==> v4: inputs <==
## lascon_top
module lascon_top #(
    parameter int LASCON_VARIANT = 0
)(
    input  logic                                clk,
    input  logic                                rst,
    input  logic [2:0]                          mode_i,      
    input  logic [31:0]                         xof_len_i,   
    input  logic                                start_i,     
    input  logic                                abort_i,     
    output logic                                busy_o,      
    output logic                                done_o,      
    output logic                                tag_fail_o,  
    input  logic [63:0]                         s_axis_tdata,   
    input  logic [7:0]                          s_axis_tkeep,   
    input  logic [3:0]                          s_axis_tuser,   
    input  logic                                s_axis_tlast,   
    input  logic                                s_axis_tvalid,  
    output logic                                s_axis_tready,  
    output logic [63:0]                         m_axis_tdata,   
    output logic [7:0]                          m_axis_tkeep,   
    output logic [3:0]                          m_axis_tuser,   
    output logic                                m_axis_tlast,   
    output logic                                m_axis_tvalid,  
    input  logic                                m_axis_tready   
);
    logic           is_aead_mode;
    assign is_aead_mode = (mode_i == lascon_pkg::MODE_AEAD_ENC) || (mode_i == lascon_pkg::MODE_AEAD_DEC);
    logic           core_start_perm_i;
    logic           core_round_config_i;
    logic   [2:0]   core_word_sel_i;
  ...
export LEC_CHECK = 0
export ABC_AREA = 1
export CAP_MARGIN = 15
export CELL_PAD_IN_SITES_DETAIL_PLACEMENT = 2
export CELL_PAD_IN_SITES_GLOBAL_PLACEMENT = 0
export CORE_ASPECT_RATIO = 0.68
export CORE_MARGIN = 10
export CORE_UTILIZATION = 26
export CTS_CLUSTER_DIAMETER = 332
export CTS_CLUSTER_SIZE = 36
export GPL_TIMING_DRIVEN = 1
export MAX_ROUTING_LAYER = met4
export MIN_ROUTING_LAYER = met2
export SETUP_SLACK_MARGIN = -0.44
export SLEW_MARGIN = 0
create_clock -name core_clock -period 9.61 [get_ports {clk}]
run.sh (not shown) runs the stock make flow with config.mk's settings and CLKGATE_MAP_FILE=.
==> v32 (differences from v4) <==
==> flow/config.mk (replaced) <==
export PLATFORM = sky130hd
export DESIGN_NAME = lascon_top
export DESIGN_NICKNAME = lascon_top
export VERILOG_FILES = /design/flow/design.v
export SDC_FILE = /design/flow/constraint.sdc
export NUM_CORES = 4
export LEC_CHECK = 0
export CAP_MARGIN = 35
export CELL_PAD_IN_SITES_DETAIL_PLACEMENT = 0
export CORE_MARGIN = 2
export CORE_UTILIZATION = 53
export GPL_TIMING_DRIVEN = 1
export SLEW_MARGIN = 20
==> flow/constraint.sdc (replaced) <==
create_clock -name core_clock -period 5.6 [get_ports {clk}]
set_input_delay 1.1200 -clock core_clock [delete_from_list [all_inputs] [get_ports {clk}]]
set_output_delay 1.1200 -clock core_clock [all_outputs]
set_load 0.01 [all_outputs]
==> v17 (differences from v4) <==
==> flow/config.mk (replaced) <==
export PLATFORM = sky130hd
export DESIGN_NAME = lascon_top
export DESIGN_NICKNAME = lascon_top
export VERILOG_FILES = /design/flow/design.v
export SDC_FILE = /design/flow/constraint.sdc
export NUM_CORES = 4
export LEC_CHECK = 0
export CAP_MARGIN = 20
export CORE_MARGIN = 2
export CORE_UTILIZATION = 66
export CTS_CLUSTER_SIZE = 50
export SETUP_SLACK_MARGIN = -0.41
export SLEW_MARGIN = 20
==> flow/constraint.sdc (replaced) <==
create_clock -name core_clock -period 5.47 [get_ports {clk}]
set_input_delay 1.0940 -clock core_clock [delete_from_list [all_inputs] [get_ports {clk}]]
set_output_delay 1.0940 -clock core_clock [all_outputs]
set_load 0.01 [all_outputs]
==> qor summary <==
	v17	v32	v4
CTS H-tree lvls	3	3	1
Total nets after synthesis	6,093	6,093	7,529
Half-perimeter wire length after placement	197 mm	217 mm	320 mm
Die boundary height	277 um	309 um	379 um
Postcts setup bufs	8	38	0
Standard-cell rows	100	111	131
Combined area of all synthesized cells	49,200 sq um	49,200 sq um	49,400 sq um
Mean post-synth cell area	8.43 sq um	8.43 sq um	6.79 sq um
Die span in x	277 um	309 um	548 um
Status	did not finish	failed layout checks	did not finish
Stage where the flow stopped	global routing	-	global routing
Violated checks	-	setup timing	-
Quantity of hold-fixing buffers added after cts	0	0	0
Total die size	76,800 sq um	95,400 sq um	208,000 sq um
Clock root buffer	sky130_fd_sc_hd__clkbuf_16	sky130_fd_sc_hd__clkbuf_16	sky130_fd_sc_hd__clkbuf_16
Final weighted congestion of routability-driven global placement	1.30	1.19	1.17
Clk sinks	532	532	532
Number of synthesis warnings	8	8	8
Number of gates resized after CTS	70	255	0
Number of buffers created by CTS	66	70	18
Instance area at placement	57,800 sq um	59,000 sq um	56,600 sq um
Gate count of the mapped netlist	5,838	5,838	7,274
Core Density at Floorplan	66.4%	53.6%	26.2%
Boundary pin count	200	200	200
Pre-CTS setup slack	-0.935 ns	-0.925 ns	0.245 ns
Core box area	74,200 sq um	91,800 sq um	188,000 sq um
# placed instances	7,446	7,823	9,981


==> quartz <==
lascon_top again, from the RTL that the note above started with.
export LEC_CHECK = 0
export ABC_AREA = 1
export CAP_MARGIN = 35
export CELL_PAD_IN_SITES_DETAIL_PLACEMENT = 2
export CELL_PAD_IN_SITES_GLOBAL_PLACEMENT = 2
export CORE_ASPECT_RATIO = 0.86
export CORE_MARGIN = 3
export CORE_UTILIZATION = 24
export CTS_CLUSTER_SIZE = 55
export GPL_ROUTABILITY_DRIVEN = 0
export GPL_TIMING_DRIVEN = 0
export MAX_ROUTING_LAYER = met4
export MIN_ROUTING_LAYER = met2
export PLACE_DENSITY_LB_ADDON = 0.21
export SETUP_SLACK_MARGIN = 0.38
export SLEW_MARGIN = 25
export TNS_END_PERCENT = 20
create_clock -name core_clock -period 3.9 [get_ports {clk}]
==> inputs of amber, as changes to quartz <==
==> flow/config.mk (replaced) <==
export PLATFORM = sky130hd
export DESIGN_NAME = lascon_top
export DESIGN_NICKNAME = lascon_top
export VERILOG_FILES = /design/flow/design.v
export SDC_FILE = /design/flow/constraint.sdc
export NUM_CORES = 4
export LEC_CHECK = 0
export CAP_MARGIN = 20
export CORE_MARGIN = 2
export CORE_UTILIZATION = 68
export CTS_CLUSTER_SIZE = 35
export SLEW_MARGIN = 20
==> flow/constraint.sdc (replaced) <==
create_clock -name core_clock -period 6.02 [get_ports {clk}]
set_input_delay 1.2040 -clock core_clock [delete_from_list [all_inputs] [get_ports {clk}]]
set_output_delay 1.2040 -clock core_clock [all_outputs]
set_load 0.01 [all_outputs]
==> inputs of yarrow, as changes to quartz <==
==> flow/config.mk (replaced) <==
export PLATFORM = sky130hd
export DESIGN_NAME = lascon_top
export DESIGN_NICKNAME = lascon_top
export VERILOG_FILES = /design/flow/design.v
export SDC_FILE = /design/flow/constraint.sdc
export NUM_CORES = 4
export LEC_CHECK = 0
export CAP_MARGIN = 20
export CORE_MARGIN = 2
export CORE_UTILIZATION = 59
export SETUP_SLACK_MARGIN = 1.34
export SLEW_MARGIN = 20
==> flow/constraint.sdc (replaced) <==
create_clock -name core_clock -period 5.15 [get_ports {clk}]
set_input_delay 1.0300 -clock core_clock [delete_from_list [all_inputs] [get_ports {clk}]]
set_output_delay 1.0300 -clock core_clock [all_outputs]
set_load 0.01 [all_outputs]
==> results <==
| quantity | amber | yarrow | quartz |
|---|---|---|---|
| Number of nets in the synthesized netlist | 6093 | 6093 | 7529 |
| Cells after DPL | 7342 | 7570 | 10400 |
| Pre-CTS setup slack | -0.645 ns | -0.937 ns | -3.85 ns |
| Number of clock sinks | 532 | 532 | 532 |
| Result of the run | aborted with a tool error | aborted with a tool error | aborted with a tool error |
| Failing step | global routing (5_1_grt) | global routing (5_1_grt) | global routing (5_1_grt) |
| Number of buffer cells added on primary ports | 199 | 199 | 198 |
| Number of instances in the synthesized netlist | 5838 | 5838 | 7274 |
| Total die size | 74600 µm² | 85800 µm² | 211000 µm² |
| Hpwl dp | 191000 µm | 209000 µm | 318000 µm |
| Placed Area | 56800 µm² | 59700 µm² | 58100 µm² |
| CTS buffer count | 61 | 67 | 79 |
| Number of placement rows | 98 | 105 | 153 |
| Hold buffers post-CTS | 0 | 0 | 0 |
| Floorplan core density | 0.688 | 0.598 | 0.243 |
| Syn Area/Cell | 8.43 µm² | 8.43 µm² | 6.79 µm² |
| Die x size | 273 µm | 293 µm | 495 µm |
| Die boundary height | 273 µm | 293 µm | 427 µm |
| Buffers inserted by post-CTS timing repair | 11 | 121 | 213 |
| Placeable core region | 71600 µm² | 82400 µm² | 203000 µm² |
| Synthesized area | 49200 µm² | 49200 µm² | 49400 µm² |
| Final RePlAce weighted congestion | 1.35 | 1.26 | - |
| Number of levels the H-tree was split into | 2 | 3 | 3 |
| Number of gates resized after cts | 79 | 531 | 1620 |


==> inputs of wip/sierra <==
Starting RTL as in the previous note.
clock: 7.75 ns
lec_check: 0
abc_area: 0
cap_margin: 30
cell_pad_in_sites_global_placement: 3
core_aspect_ratio: 1.87
core_margin: 6
core_utilization: 17
cts_cluster_size: 81
max_routing_layer: met5
place_density_lb_addon: 0.23
setup_slack_margin: 0.3
slew_margin: 20
tns_end_percent: 10
==> wip/fjord (differences from wip/sierra) <==
- ABC_AREA: 0 -> 1
- CTS_CLUSTER_SIZE: 81 -> 82
- HOLD_SLACK_MARGIN: default -> 0.2
==> wip/willow (differences from wip/sierra) <==
- ABC_AREA: 0 -> default
- CAP_MARGIN: 30 -> 20
- CELL_PAD_IN_SITES_GLOBAL_PLACEMENT: 3 -> default
- CORE_ASPECT_RATIO: 1.87 -> default
- CORE_MARGIN: 6 -> 2
- CORE_UTILIZATION: 17 -> 16
- CTS_CLUSTER_SIZE: 81 -> default
- MAX_ROUTING_LAYER: met5 -> default
- PLACE_DENSITY_LB_ADDON: 0.23 -> default
- TNS_END_PERCENT: 10 -> default
==> flow/constraint.sdc (replaced) <==
create_clock -name core_clock -period 6.76 [get_ports {clk}]
set_input_delay 1.3520 -clock core_clock [delete_from_list [all_inputs] [get_ports {clk}]]
set_output_delay 1.3520 -clock core_clock [all_outputs]
set_load 0.01 [all_outputs]
==> GITHUB_STEP_SUMMARY <==
### Metrics collected by this job

| Metric | Value |
|---|---|
| Status | no timing/DRC/antenna violations |
| Clkbuf count | around 95 |
| Initial Util | about 17% |
| Post-CTS setup buffers | 1 |
| CP Max Fanout | 9 |
| DRC violation total after the first TritonRoute iteration | between 4000 and 5000 |
| Flop2flop setup slack | roughly 1.8 ns |
| Flop share of the area | a little under a quarter |
| TritonCTS buffer count | around 74 |
| Placeable Area | ~290000 um^2 |
| Clock Pin Slew Worst Setup and Hold Paths | about 0.06 ns |
| WHS | 0.446 ns |
-- figures above: wip/fjord

==> GITHUB_STEP_SUMMARY <==
### Metrics collected by this job

| Metric | Value |
|---|---|
| Flop share of the area | between 20% and 30% |
| Clock Pin Slew Worst Setup and Hold Paths | around 0.07 ns |
| Status | no timing/DRC/antenna violations |
| Post-CTS setup buffers | 1 |
| Period minus WS final | 7.51 ns |
| TritonCTS buffer count | between 60 and 70 |
| Crit path max-delay cell type | clkdlybuf4s50_1 |
| Placeable Area | 287000 um^2 |
| WHS | 0.484 ns |
| Highest clock rate | approximately 0.13 GHz |
-- figures above: wip/sierra

==> GITHUB_STEP_SUMMARY <==
### Metrics collected by this job

| Metric | Value |
|---|---|
| WHS | around 0.48 ns |
| Flop2flop setup slack | around 1.2 ns |
| Post-CTS setup buffers | 12 |
| Initial Util | between 10% and 20% |
| DRC violation total after the first TritonRoute iteration | between 8000 and 9000 |
| Flop share of the area | between 20% and 30% |
| Clkbuf count | 99 |
| TritonCTS buffer count | between 70 and 80 |
| CP Max Fanout | 40 |
| Status | no timing/DRC/antenna violations |
-- figures above: wip/willow



==> inputs of run a <==
Starting RTL as in the previous note.
Settings: LEC_CHECK=0, CAP_MARGIN=20, CELL_PAD_IN_SITES_GLOBAL_PLACEMENT=1, CORE_MARGIN=9, CORE_UTILIZATION=66, MAX_ROUTING_LAYER=met4, PLACE_DENSITY_LB_ADDON=0.17, SETUP_SLACK_MARGIN=0.3, SLEW_MARGIN=30, TNS_END_PERCENT=10; clock period 7.75 ns.
==> run b: changes against run a <==
Settings changed: ABC_AREA set to 1, CELL_PAD_IN_SITES_GLOBAL_PLACEMENT 1 to unset, CORE_MARGIN 9 to 2, CORE_UTILIZATION 66 to 57, CTS_CLUSTER_SIZE set to 94, MAX_ROUTING_LAYER met4 to unset, PLACE_DENSITY_LB_ADDON 0.17 to unset, SLEW_MARGIN 30 to 20, TNS_END_PERCENT 10 to unset.
==> flow/constraint.sdc (replaced) <==
create_clock -name core_clock -period 3.83 [get_ports {clk}]
set_input_delay 0.7660 -clock core_clock [delete_from_list [all_inputs] [get_ports {clk}]]
set_output_delay 0.7660 -clock core_clock [all_outputs]
set_load 0.01 [all_outputs]
==> run c: changes against run a <==
Settings changed: CELL_PAD_IN_SITES_GLOBAL_PLACEMENT 1 to unset, CORE_MARGIN 9 to 2, CORE_UTILIZATION 66 to 58, HOLD_SLACK_MARGIN set to -0.08, PLACE_DENSITY_LB_ADDON 0.17 to unset, SETUP_SLACK_MARGIN 0.3 to 1.39, SLEW_MARGIN 30 to 20, TNS_END_PERCENT 10 to unset.
==> flow/constraint.sdc (replaced) <==
create_clock -name core_clock -period 5.35 [get_ports {clk}]
set_input_delay 1.0700 -clock core_clock [delete_from_list [all_inputs] [get_ports {clk}]]
set_output_delay 1.0700 -clock core_clock [all_outputs]
set_load 0.01 [all_outputs]
==> results_slide.txt <==
Key Metrics from the Run

Floorplan
  • Chip Area: just under 90,000 µm²
  • Area of the core: ~84,000 µm²
  • Die width: 295 µm
  • I/O pins: roughly 200
  • Effective utilization at floorplan: between 50% and 60%
  • Height of the die: 295 µm
  • Placement row count: around 110

Global route
  • Grt met2 use: between 80% and 90%

Synth
  • Synth Instances: about 6,000
  • Mapped cell area: about 49,000 µm²
  • Floorplan Nets: 6,093
  • Syn_area_per_cell: 8.43 µm²

Run status
  • Status: did not finish
  • Exit stage: global routing
  • Error msg: [ERROR GRT-0116] Global routing finished with congestion. Check the congestion regions in the DRC Viewer.

Clock tree
  • Cell chosen for the clock root: clkbuf_16

Placed design
  • DP HPWL: ~210,000 µm
  • Area after DPL: 59,800 µm²
[end of results for run c]
==> results_slide.txt <==
Key Metrics from the Run

Floorplan
  • Height of the die: around 290 µm
  • Die width: slightly below 300 µm
  • Chip Area: approximately 85,000 µm²
  • I/O pins: around 200
  • Placement row count: slightly below 100

Synth
  • Synth Instances: 5,838
  • Mapped cell area: 49,200 µm²
  • Floorplan Nets: ~6,100
  • Syn_area_per_cell: 8.43 µm²

Run status
  • Status: did not finish
  • Error msg: [ERROR FLW-0024] Place density exceeds 1.0 (current PLACE_DENSITY_LB_ADDON =  0.17). Please check if the value of  PLACE_DENSITY_LB_ADDON is between 0 and 0.99.
  • Exit stage: global placement
[end of results for run a]
==> results_slide.txt <==
Synthesis and Place & Route Summary

Floorplan
  • Chip Area: just under 90,000 µm²
  • Die width: around 300 µm
  • Placement row count: ~110
  • Height of the die: between 200 and 300 µm
  • I/O pins: around 200
  • Effective utilization at floorplan: ~58%
  • Area of the core: ~86,000 µm²

Synth
  • Floorplan Nets: 7,529
  • Synth Instances: a little over 7,000
  • Syn_area_per_cell: roughly 6.8 µm²
  • Mapped cell area: slightly below 50,000 µm²

Run status
  • Layout check faults: negative setup slack
  • Status: finished with violations

Placed design
  • DP HPWL: between 200,000 and 250,000 µm
  • Area after DPL: 61,500 µm²

Global route
  • Grt met2 use: 78.3%

Timing
  • Final setup vio count: slightly above 700
  • PnR worst setup slack: -1.24 ns
[end of results for run b]


==> 08-10: inputs <==
Starting RTL as in the previous note.
Design lascon_top, start of the top module:
module lascon_top #(
    parameter int LASCON_VARIANT = 0
)(
    input  logic                                clk,
    input  logic                                rst,
    input  logic [2:0]                          mode_i,      
    input  logic [31:0]                         xof_len_i,   
    input  logic                                start_i,     
    input  logic                                abort_i,     
    output logic                                busy_o,      
    output logic                                done_o,      
    output logic                                tag_fail_o,  
    input  logic [63:0]                         s_axis_tdata,   
    input  logic [7:0]                          s_axis_tkeep,   
    input  logic [3:0]                          s_axis_tuser,   
    input  logic                                s_axis_tlast,   
    input  logic                                s_axis_tvalid,  
  ...
Settings: LEC_CHECK=0, CAP_MARGIN=20, CORE_MARGIN=2, CORE_UTILIZATION=63, CTS_CLUSTER_DIAMETER=32, CTS_CLUSTER_SIZE=35, SETUP_SLACK_MARGIN=1.5, SLEW_MARGIN=20; clock period 5.04 ns.
==> 01-23 (differences from 08-10) <==
CORE_UTILIZATION = 40   (was 63)
CTS_CLUSTER_DIAMETER = default   (was 32)
CTS_CLUSTER_SIZE = default   (was 35)
SETUP_SLACK_MARGIN = 0.3   (was 1.5)
==> flow/constraint.sdc (replaced) <==
create_clock -name core_clock -period 9.86 [get_ports {clk}]
set_input_delay 1.9720 -clock core_clock [delete_from_list [all_inputs] [get_ports {clk}]]
set_output_delay 1.9720 -clock core_clock [all_outputs]
set_load 0.01 [all_outputs]
==> results.sh <==
# source this file to load flow results
export IMPL_haltStage="5_1_grt"
export IMPL_die_area_sq_um=80410
export IMPL_use_met2_pct=93.12
export IMPL_status="did not finish"
export IMPL_grt_met3_usage_pct=64.99
export IMPL_cts_buffers=142
export IMPL_grt_overflow_total=278
export IMPL_cts_resized_gates=681
export IMPL_error="[ERROR GRT-0116] Global routing finished with congestion. Check the congestion regions in the DRC Viewer."
export IMPL_core_area_sq_um=77470
[end of results for 08-10]
==> results.sh <==
# physical design summary
export IMPL_grt_met3_usage_pct=12.59
export IMPL_cts_sinks=532
export IMPL_inverters=221
export IMPL_io_pins=200
export IMPL_drt_vias_per_instance=6.565
export IMPL_grt_overflow_total=0
export IMPL_use_met2_pct=65.80
export IMPL_cts_resized_gates=0
export IMPL_crit_fanout=80
export IMPL_n_antenna_cell=7
export IMPL_status="finished clean"
export IMPL_cts_buffers=75
export IMPL_die_area_sq_um=125900
export IMPL_area_delta_synth_final_pct=14.91
[end of results for 01-23]
